nickel:
## apb_uart
module apb_uart #(
    parameter SYSTEM_FREQUENCY = 50_000_000,
    parameter SAMPLING_RATE = 16
)(
    input pclk,  
    input preset_n,  
    input psel,
    input penable,
    input pwrite,
    input[11:0] paddr,
    input[3:0] pstrb,
    input[31:0] pwdata,
    output pready,
    output pslverr,
    output[31:0] prdata,
    output irq,
    output logic baud_o,
    output logic tick_rx, 
    input cts_n,
    input rx,
    output tx,
    output rts_n
);
Size: ~3800 cells after synthesis, roughly 34000 um2 of cells after synthesis.
clock: 3.37 ns
lec_check: 0
abc_area: 1
cap_margin: 0
core_aspect_ratio: 0.7
core_margin: 2
core_utilization: 72
cts_cluster_diameter: 377
cts_cluster_size: 10
hold_slack_margin: 0.29
place_density_lb_addon: 0.12
setup_slack_margin: 0.99
slew_margin: 20
run.sh (not shown) runs the stock make flow with config.mk's settings and CLKGATE_MAP_FILE=.
Per the final summary, nickel finished and its layout is clean on timing, DRC and antenna.
Input-level comparison between pepper and nickel:
# nickel
export LEC_CHECK = 0
export ABC_AREA = 1
export CAP_MARGIN = 0
export CORE_ASPECT_RATIO = 0.7
export CORE_MARGIN = 2
export CORE_UTILIZATION = 72
export CTS_CLUSTER_DIAMETER = 377
export CTS_CLUSTER_SIZE = 10
export HOLD_SLACK_MARGIN = 0.29
export PLACE_DENSITY_LB_ADDON = 0.12
export SETUP_SLACK_MARGIN = 0.99
export SLEW_MARGIN = 20
create_clock -name core_clock -period 3.37 [get_ports {pclk}]
# pepper
export LEC_CHECK = 0
export CAP_MARGIN = 20
export CORE_MARGIN = 2
export CORE_UTILIZATION = 72
export CTS_CLUSTER_SIZE = 50
export PLACE_DENSITY_LB_ADDON = 0.0
export SETUP_SLACK_MARGIN = 0.99
export SLEW_MARGIN = 20
create_clock -name core_clock -period 3.37 [get_ports {pclk}]
--- outcome ---
pepper vs. nickel: fmax saw a decrease; met2 layer wire length in the routed design rose 8.2%; final critical-path share of the clock period picked up an extra 2.5 points; proportion of total power due to net switching -0.16 points; area share of and-or/or-and cells after synthesis saw a decrease.
pepper: area used by multi-input combinational logic is 960 um2 higher than what nickel reported.
--- input diff pepper..cedar ---
# pepper
export LEC_CHECK = 0
export CAP_MARGIN = 20
export CORE_MARGIN = 2
export CORE_UTILIZATION = 72
export CTS_CLUSTER_SIZE = 50
export PLACE_DENSITY_LB_ADDON = 0.0
export SETUP_SLACK_MARGIN = 0.99
export SLEW_MARGIN = 20
create_clock -name core_clock -period 3.37 [get_ports {pclk}]
# cedar
export LEC_CHECK = 0
export ABC_AREA = 1
export CAP_MARGIN = 20
export CORE_ASPECT_RATIO = 0.72
export CORE_MARGIN = 2
export CORE_UTILIZATION = 72
export CTS_CLUSTER_DIAMETER = 374
export CTS_CLUSTER_SIZE = 10
export PLACE_DENSITY_LB_ADDON = 0.0
export SETUP_SLACK_MARGIN = 1.0
export SLEW_MARGIN = 20
create_clock -name core_clock -period 3.37 [get_ports {pclk}]
[summary]
As of cedar, filler cell count in the final layout had risen by more than 10% compared to pepper.
cedar against pepper: core utilization of the finished layout went down by 1.9 points, sequential cell area in the final layout roughly the same, worst setup slack now larger, clock buffer count in the final layout increased about 18%, clock share of power up 0.6 points.
Against pepper, power density over cell area in cedar fell slightly.
In the flow results for cedar and pepper, the y dimension of the die is larger on pepper.

---

== v17 ==
Starting RTL as in the previous note.
clock: 6.06 ns
lec_check: 0
cap_margin: 20
core_margin: 2
core_utilization: 40
setup_slack_margin: 0.77
slew_margin: 20
Input changes introduced in v31 (baseline for comparison: v17):
Settings: SETUP_SLACK_MARGIN: 0.77 -> unset; the clock period (ns, I/O delays scaled along): 6.06 -> 20.0.
==> results <==
| setup slack | v31 vs v17 | better |. v31 vs. v17: global-route wire length before repair moved down, number of fill cells in the layout roughly the same. Row total global routing track utilization: v31 lower / v17 higher. Between v17 and v31, the combinational group share of total power does not differ in any meaningful way.
Input-level comparison between v45 and v31:
Settings: setting ABC_AREA to 1 for the first time; changing CORE_UTILIZATION from 40 to 60; changing CAP_MARGIN from 20 to 5; setting CORE_ASPECT_RATIO to 0.8 for the first time; setting SETUP_SLACK_MARGIN to 3.31 for the first time.
--- outcome ---
v45 against v31: post-layout minimum cycle time went up by 1.10 ns, count of clock-buffer cells in the layout lower. Proportion of synthesized chip area in sequential cells: lower on v45. v45 vs v31: number of antenna violations at the first check in global routing down. sky130_fd_sc_hd__nor2_1 as the slowest cell on the critical path was reported by v45, and sky130_fd_sc_hd__dfxtp_1 by v31. On wire length, the higher figure sits with v45, not v31. v45 -> v31: max-cap violation count delta 0, exact match. v31 and v45 ended up with roughly the same clock power.
Input-level comparison between v23 and v45:
Settings: CAP_MARGIN now 20, was 5; ABC_AREA no longer set, was 1; CORE_MARGIN now 7, was 2; CORE_UTILIZATION now 40, was 60; CORE_ASPECT_RATIO no longer set, was 0.8.
--- outcome ---
Sort v23 and v45 by met2 wire length desc -> top: v45
Diff v45 -> v23: fraction of power consumed by sequential logic went down by 0.5 points, wire length went down by about 6%.
No activity file was given, so power comes from the tool's default toggle rates.
